## exp/maple
## cpu
module cpu(
	input clk,
	input reset,
	input logic [15:0] i_mem_rddata,
	input logic i_mem_wait,  
	input logic i_mem_rddatavalid,  
	output logic [15:0] o_mem_wrdata,
	output logic [15:0] o_mem_addr,
	output logic o_mem_rd,
	output logic o_mem_wr
);
Size: ~240 flip-flops, ~54 I/O pins.
make LEC_CHECK=0 ABC_AREA=1 CAP_MARGIN=20 CORE_ASPECT_RATIO=0.92 CORE_MARGIN=2 CORE_UTILIZATION=72 CTS_CLUSTER_DIAMETER=138 CTS_CLUSTER_SIZE=47 PLACE_DENSITY_LB_ADDON=0.01 SETUP_SLACK_MARGIN=0.81 SLEW_MARGIN=35 finish   # period 2.75 ns
run.sh (not shown) runs the stock make flow with config.mk's settings and CLKGATE_MAP_FILE=.
exp/maple: it failed during global routing (5_1_grt), and the tool reported GRT-0116.
Changes in exp/delta relative to exp/maple:
Settings: PLACE_DENSITY_LB_ADDON no longer set, was 0.01; ABC_AREA no longer set, was 1; SLEW_MARGIN now 20, was 35; CORE_ASPECT_RATIO no longer set, was 0.92; CTS_CLUSTER_DIAMETER no longer set, was 138; CTS_CLUSTER_SIZE no longer set, was 47; CORE_UTILIZATION now 67, was 72; SETUP_SLACK_MARGIN no longer set, was 0.81; the clock period (ns, I/O delays scaled along) now 3.91, was 2.75.
Notes after the runs:
NOTE horizontal die size exp/maple->exp/delta increased slightly
Cell total in the yosys stat output in exp/delta is about 11% lower than in exp/maple
Part of the Yosys area used for sequential elements on exp/delta is down relative to exp/maple.
Although exp/delta finished all stages, its layout failed final checks on setup timing.
[exp/delta] die area rose 9.5% relative to exp/maple
Between exp/delta and exp/maple, it is exp/delta whose share of the core filled by cells before placement is lower, by 4.5 points.
Any difference in xor and xnor area share after synthesis between exp/delta and exp/maple is small enough to ignore.
Higher area fraction in and, or, nand and nor cells was reported by exp/maple, not exp/delta.
As of exp/delta, Yosys chip area had risen by a few percent compared to exp/maple.
Of exp/delta and exp/maple, it is exp/delta that has the higher worst slack at placement.
Where post-synthesis cell area is concerned, exp/maple is better than exp/delta.
Measured against each other, exp/delta and exp/maple differ in final weighted congestion in routability-driven placement, the lower figure coming from exp/maple.
## Diff of input files: exp/fjord against exp/delta
Settings: CTS_CLUSTER_SIZE now 14, previously not set; PLACE_DENSITY_LB_ADDON now 0.19, previously not set; ABC_AREA now 1, previously not set; HOLD_SLACK_MARGIN now -0.09, previously not set; SETUP_SLACK_MARGIN now 0.45, previously not set; CTS_CLUSTER_DIAMETER now 359, previously not set; CORE_UTILIZATION now 72, was 67; CORE_ASPECT_RATIO now 0.92, previously not set.
--- outcome ---
Every stage of exp/fjord finished as expected; the final checks, on the other hand, flagged setup timing, which means the layout fails.
Of exp/delta and exp/fjord, the lower via count normalized by instance count belongs to exp/fjord.
Final area of exp/fjord falls short of that of exp/delta by a few percent.
Compare exp/delta and exp/fjord | standard cell area after detailed placement higher: exp/delta
--- input diff exp/fjord..exp/harbor ---
Settings: clearing CORE_ASPECT_RATIO, which used to be 0.92; clearing CTS_CLUSTER_SIZE, which used to be 14; clearing ABC_AREA, which used to be 1; swapping 72 for 65 in CORE_UTILIZATION; clearing SETUP_SLACK_MARGIN, which used to be 0.45; clearing PLACE_DENSITY_LB_ADDON, which used to be 0.19; clearing HOLD_SLACK_MARGIN, which used to be -0.09; clearing CTS_CLUSTER_DIAMETER, which used to be 359; swapping 3.91 for 3.26 in the clock period (ns, I/O delays scaled along).
Findings:
- Complete run, failing final checks: exp/harbor, reason setup timing.
- Max placement-stage cell area across exp/harbor and exp/fjord: exp/harbor
- Compared with exp/fjord, in exp/harbor total setup buffers inserted after CTS -6, pin slew with the least headroom to its limit +0.16 ns.
- Sort exp/harbor and exp/fjord by mean post-synth cell area, descending, and exp/harbor comes first.
- [exp/harbor] layout overhead on the synthesized area rose 8.9 points relative to exp/fjord
- Post-synthesis instance total (higher): exp/fjord
- Main logic family after synthesis = simple AND/OR/NAND/NOR gates: exp/fjord; main logic family after synthesis = AND-OR/OR-AND gates: exp/harbor
- Comparing exp/harbor and exp/fjord, global-route usage is lower on exp/harbor.
- The final reports for exp/harbor and exp/fjord show total length of routed met2 wires higher in the former.
- Share of power burned in registers delta for exp/harbor relative to exp/fjord: 2.4 points lower
- Final weighted congestion in routability-driven placement: exp/harbor vs exp/fjord down 4.0%
Input changes introduced in exp/cedar (baseline for comparison: exp/harbor):
Settings: CORE_UTILIZATION now 52, was 65; ABC_AREA now 1, previously not set; the clock period (ns, I/O delays scaled along) now 2.63, was 3.26.
To summarise exp/cedar: no stage aborted, but the layout did not pass its checks, failing on setup timing. exp/cedar against exp/harbor: final-layout clock-cell area share higher, clock share of power climbed 0.8 points, setup slack dropped 0.088 ns, post-route cell area did not really move, met2 global-route usage decreased by 13 points relative to the old numbers. The lower synthesized area came out of exp/cedar. Core utilization in exp/cedar is 14 points lower than in exp/harbor. Est. power | exp/cedar vs exp/harbor | exp/cedar higher. Aggregate global-route resource usage: exp/cedar and exp/harbor compared, lower one is exp/cedar. The worst slew margin relative to its limit of exp/cedar is higher than that of exp/harbor. Global placer's final weighted congestion, exp/cedar and exp/harbor: smaller value in exp/cedar.
Power figures rest on the tool's default switching activity, not on a simulated workload.
